==> inputs of job 1668 <==
==> flow/design.v <==
`timescale 1ns / 1ns
module alu_top(clk, a, b, s, result, zero);
input clk;
input [15:0] a, b;
input [3:0] s;
output reg [15:0] result;
output reg zero;
reg [15:0] a_q, b_q;
reg [3:0] s_q;
wire [15:0] alu_result;
wire alu_zero;
always @(posedge clk) begin
    a_q <= a;
    b_q <= b;
    s_q <= s;
    result <= alu_result;
    zero <= alu_zero;
end
alu u_alu(.a(a_q), .b(b_q), .s(s_q), .result(alu_result), .zero_detection(alu_zero));
endmodule

`timescale 1ns / 1ns
module three_to_one_mux(d0,d1,d2,s,y);
input [15:0] d0, d1, d2;
input [1:0] s;
output [15:0] y;
reg [15:0] y;
always@(d0 or d1 or d2 or s)
begin
case(s)
      2'b00  : y = d0;
      2'b01  : y = d1;
      2'b10  : y = d2;
      default : y = d0; 
endcase
end
endmodule
module rotate_right(n, value, result);
	input [15:0] n, value;
	output reg [15:0] result;
	reg [15:0] temp, temp2;
	always@(*)
	begin
		temp = 16'd0;
		temp2 = 16'd0;
		case(n[3:0])
			0:
				begin
				result = value;
				end
			1:
				begin
				temp = { {15 - 1 + 1{1'b0}}, value[1 - 1: 0] };
				temp2 = value >> 1;
				result = {temp[1 - 1: 0] , temp2[15 - 1: 0]};
				end
			2:
				begin
				temp = { {15 - 2 + 1{1'b0}}, value[2 - 1: 0] };
				temp2 = value >> 2;
				result = {temp[2 - 1: 0] , temp2[15 - 2: 0]};
				end
			3:
				begin
				temp = { {15 - 3 + 1{1'b0}}, value[3 - 1: 0] };
				temp2 = value >> 3;
				result = {temp[3 - 1: 0] , temp2[15 - 3: 0]};
				end
			4:
				begin
				temp = { {15 - 4 + 1{1'b0}}, value[4 - 1: 0] };
				temp2 = value >> 4;
				result = {temp[4 - 1: 0] , temp2[15 - 4: 0]};
				end
			5:
				begin
				temp = { {15 - 5 + 1{1'b0}}, value[5 - 1: 0] };
				temp2 = value >> 5;
				result = {temp[5 - 1: 0] , temp2[15 - 5: 0]};
				end
			6:
				begin
				temp = { {15 - 6 + 1{1'b0}}, value[6 - 1: 0] };
				temp2 = value >> 6;
				result = {temp[6 - 1: 0] , temp2[15 - 6: 0]};
				end
			7:
				begin
				temp = { {15 - 7 + 1{1'b0}}, value[7 - 1: 0] };
				temp2 = value >> 7;
				result = {temp[7 - 1: 0] , temp2[15 - 7: 0]};
				end
			8:
				begin
				temp = { {15 - 8 + 1{1'b0}}, value[8 - 1: 0] };
				temp2 = value >> 8;
				result = {temp[8 - 1: 0] , temp2[15 - 8: 0]};
				end
			9:
				begin
				temp = { {15 - 9 + 1{1'b0}}, value[9 - 1: 0] };
				temp2 = value >> 9;
				result = {temp[9 - 1: 0] , temp2[15 - 9: 0]};
				end
			10:
				begin
				temp = { {15 - 10 + 1{1'b0}}, value[10 - 1: 0] };
				temp2 = value >> 10;
				result = {temp[10 - 1: 0] , temp2[15 - 10: 0]};
				end
			11:
				begin
				temp = { {15 - 11 + 1{1'b0}}, value[11 - 1: 0] };
				temp2 = value >> 11;
				result = {temp[11 - 1: 0] , temp2[15 - 11: 0]};
				end
			12:
				begin
				temp = { {15 - 12 + 1{1'b0}}, value[12 - 1: 0] };
				temp2 = value >> 12;
				result = {temp[12 - 1: 0] , temp2[15 - 12: 0]};
				end
			13:
				begin
				temp = { {15 - 13 + 1{1'b0}}, value[13 - 1: 0] };
				temp2 = value >> 13;
				result = {temp[13 - 1: 0] , temp2[15 - 13: 0]};
				end
			14:
				begin
				temp = { {15 - 14 + 1{1'b0}}, value[14 - 1: 0] };
				temp2 = value >> 14;
				result = {temp[14 - 1: 0] , temp2[15 - 14: 0]};
				end
			15:
				begin
				temp = { {15 - 15 + 1{1'b0}}, value[15 - 1: 0] };
				temp2 = value >> 15;
				result = {temp[15 - 1: 0] , temp2[15 - 15: 0]};
				end
		endcase
	end
endmodule
module rotate_left(n, value, result);
	input [15:0] n, value;
	output reg [15:0] result;
	reg [15:0] temp, temp2;
	always@(*)
	begin
		temp = 16'd0;
		temp2 = 16'd0;
		case(n[3:0])
			0:
				begin
				result = value;
				end
			1:
				begin
				temp = { {15 - 1 + 1{1'b0}}, value[15:15 - 1 + 1] };
				temp2 = value << 1;
				result = {temp2[15:1] , temp[1 - 1:0]};
				end
			2:
				begin
				temp = { {15 - 2 + 1{1'b0}}, value[15:15 - 2 + 1] };
				temp2 = value << 2;
				result = {temp2[15:2] , temp[2 - 1:0]};
				end
			3:
				begin
				temp = { {15 - 3 + 1{1'b0}}, value[15:15 - 3 + 1] };
				temp2 = value << 3;
				result = {temp2[15:3] , temp[3 - 1:0]};
				end
			4:
				begin
				temp = { {15 - 4 + 1{1'b0}}, value[15:15 - 4 + 1] };
				temp2 = value << 4;
				result = {temp2[15:4] , temp[4 - 1:0]};
				end
			5:
				begin
				temp = { {15 - 5 + 1{1'b0}}, value[15:15 - 5 + 1] };
				temp2 = value << 5;
				result = {temp2[15:5] , temp[5 - 1:0]};
				end
			6:
				begin
				temp = { {15 - 6 + 1{1'b0}}, value[15:15 - 6 + 1] };
				temp2 = value << 6;
				result = {temp2[15:6] , temp[6 - 1:0]};
				end
			7:
				begin
				temp = { {15 - 7 + 1{1'b0}}, value[15:15 - 7 + 1] };
				temp2 = value << 7;
				result = {temp2[15:7] , temp[7 - 1:0]};
				end
			8:
				begin
				temp = { {15 - 8 + 1{1'b0}}, value[15:15 - 8 + 1] };
				temp2 = value << 8;
				result = {temp2[15:8] , temp[8 - 1:0]};
				end
			9:
				begin
				temp = { {15 - 9 + 1{1'b0}}, value[15:15 - 9 + 1] };
				temp2 = value << 9;
				result = {temp2[15:9] , temp[9 - 1:0]};
				end
			10:
				begin
				temp = { {15 - 10 + 1{1'b0}}, value[15:15 - 10 + 1] };
				temp2 = value << 10;
				result = {temp2[15:10] , temp[10 - 1:0]};
				end
			11:
				begin
				temp = { {15 - 11 + 1{1'b0}}, value[15:15 - 11 + 1] };
				temp2 = value << 11;
				result = {temp2[15:11] , temp[11 - 1:0]};
				end
			12:
				begin
				temp = { {15 - 12 + 1{1'b0}}, value[15:15 - 12 + 1] };
				temp2 = value << 12;
				result = {temp2[15:12] , temp[12 - 1:0]};
				end
			13:
				begin
				temp = { {15 - 13 + 1{1'b0}}, value[15:15 - 13 + 1] };
				temp2 = value << 13;
				result = {temp2[15:13] , temp[13 - 1:0]};
				end
			14:
				begin
				temp = { {15 - 14 + 1{1'b0}}, value[15:15 - 14 + 1] };
				temp2 = value << 14;
				result = {temp2[15:14] , temp[14 - 1:0]};
				end
			15:
				begin
				temp = { {15 - 15 + 1{1'b0}}, value[15:15 - 15 + 1] };
				temp2 = value << 15;
				result = {temp2[15:15] , temp[15 - 1:0]};
				end
		endcase
	end
endmodule
`timescale 1ns / 1ns
module alu(a,b,s,result,zero_detection);
input [15:0] a, b;
input [3:0] s;
output [15:0] result;
output reg zero_detection;
wire [15:0] rol_result, ror_result;
reg [15:0] other_result;
reg [1:0] mux_select;
wire [15:0] temp_result;
rotate_left rl1(.n(a), .value(b), .result(rol_result));
rotate_right rr1(.n(a), .value(b), .result(ror_result));
three_to_one_mux mux_1(.d0(rol_result),.d1(ror_result),.d2(other_result),.s(mux_select),.y(temp_result));
always@(*)
begin
 other_result = 16'd0;
 mux_select = 2'h2;
 case(s)
      4'b1111: begin other_result = a + b; mux_select = 3'h2;end   
      4'b1110: begin other_result = a - b; mux_select = 3'h2;end  
      4'b1101: begin other_result = a & b; mux_select = 3'h2;end 
      4'b1100: begin other_result = a | b; mux_select = 3'h2;end 
      4'b0001: begin other_result = a * b; mux_select = 3'h2;end
      4'b1100: begin other_result = a / b; mux_select = 3'h2;end
      4'b1010: begin other_result = a<<b; mux_select = 3'h2;end
      4'b1011: begin other_result = a>>b; mux_select = 3'h2;end
      4'b1000:    begin 
                  if (a < b) 
                        begin 
                              other_result = 16'd1; 
                              mux_select = 3'h2; 
                        end
                  else
                        begin
                              other_result = 0;
                              mux_select = 3'h2; 
                        end
                  end 
      4'b1001:    begin 
                  if(a > b) 
                        begin
                              other_result = 16'd1; 
                              mux_select = 3'h2;
                        end
                  else
                        begin
                              other_result = 0;
                              mux_select = 3'h2; 
                        end
                  end
      4'b1001: begin mux_select = 3'h0;end
      4'b1010: begin mux_select = 3'h1; end
      default: ;
endcase      
end 
always@(*)
begin
if(result == 0)
      zero_detection = 1;
else
      zero_detection = 0;
end 
assign result = temp_result;
endmodule
==> flow/run.sh <==
#!/bin/bash
# the make line also repeats each setting of config.mk as NAME=value (left out here)
make -C /OpenROAD-flow-scripts/flow DESIGN_CONFIG=/design/flow/config.mk WORK_HOME=/design/flow/orfs CLKGATE_MAP_FILE= finish
==> flow/config.mk <==
export PLATFORM = sky130hd
export DESIGN_NAME = alu_top
export DESIGN_NICKNAME = alu_top
export VERILOG_FILES = /design/flow/design.v
export SDC_FILE = /design/flow/constraint.sdc
export NUM_CORES = 4
export LEC_CHECK = 0
export CAP_MARGIN = 30
export CELL_PAD_IN_SITES_DETAIL_PLACEMENT = 2
export CORE_ASPECT_RATIO = 1.55
export CORE_MARGIN = 2
export CORE_UTILIZATION = 52
export CTS_CLUSTER_SIZE = 83
export GPL_ROUTABILITY_DRIVEN = 0
export GPL_TIMING_DRIVEN = 1
export MAX_ROUTING_LAYER = met4
export MIN_ROUTING_LAYER = met2
export PLACE_DENSITY_LB_ADDON = 0.06
export SLEW_MARGIN = 15
export TNS_END_PERCENT = 70
==> flow/constraint.sdc <==
create_clock -name core_clock -period 8.4 [get_ports {clk}]
set_input_delay 1.6800 -clock core_clock [delete_from_list [all_inputs] [get_ports {clk}]]
set_output_delay 1.6800 -clock core_clock [all_outputs]
set_load 0.01 [all_outputs]
==> job 2938: changes against job 1668 <==
==> flow/config.mk (replaced) <==
export PLATFORM = sky130hd
export DESIGN_NAME = alu_top
export DESIGN_NICKNAME = alu_top
export VERILOG_FILES = /design/flow/design.v
export SDC_FILE = /design/flow/constraint.sdc
export NUM_CORES = 4
export LEC_CHECK = 0
export CAP_MARGIN = 35
export CORE_ASPECT_RATIO = 1.08
export CORE_MARGIN = 2
export CORE_UTILIZATION = 68
export HOLD_SLACK_MARGIN = -0.08
export MIN_ROUTING_LAYER = met1
export SETUP_SLACK_MARGIN = 1.54
export SLEW_MARGIN = 20
export TNS_END_PERCENT = 70
==> flow/constraint.sdc (replaced) <==
create_clock -name core_clock -period 5.66 [get_ports {clk}]
set_input_delay 1.1320 -clock core_clock [delete_from_list [all_inputs] [get_ports {clk}]]
set_output_delay 1.1320 -clock core_clock [all_outputs]
set_load 0.01 [all_outputs]
==> results_tabular.tex <==
% Table of physical implementation metrics
\begin{tabular}{lr}
\hline
Metric & Value \\
\hline
\multicolumn{2}{l}{\textbf{Outcome}} \\
\quad Run status & aborted with a tool error \\
\quad Last stage the flow got to & detailed placement (3\_5\_place\_dp) \\
\quad Log Error & [ERROR DPL-0033] detailed placement checks failed during check placement. \\
\multicolumn{2}{l}{\textbf{Die}} \\
\quad Vertical die size & 166 um \\
\quad Core area & 16700 um\^{}2 \\
\quad Floorplan row count & 59 \\
\hline
\end{tabular}
-- figures above: job 1668

==> results_tabular.tex <==
% Table of physical implementation metrics
\begin{tabular}{lr}
\hline
Metric & Value \\
\hline
\multicolumn{2}{l}{\textbf{Outcome}} \\
\quad Run status & aborted with a tool error \\
\quad Last stage the flow got to & global routing (5\_1\_grt) \\
\quad Log Error & [ERROR GRT-0232] Routing congestion too high. Check the congestion heatmap in the GUI. \\
\multicolumn{2}{l}{\textbf{Logic synthesis}} \\
\quad Ranking of synthesized cells by instance count & 155 x inv\_1, 119 x nor2\_1, 111 x nand2\_1 \\
\quad Leading post-synthesis cells by cell area & fa\_1 18\%, ha\_1 14\%, dfxtp\_1 12\% \\
\quad Ys cells & 1092 \\
\multicolumn{2}{l}{\textbf{Die}} \\
\quad Core area & 12800 um\^{}2 \\
\quad Vertical die size & 122 um \\
\quad Floorplan row count & 43 \\
\hline
\end{tabular}
-- figures above: job 2938

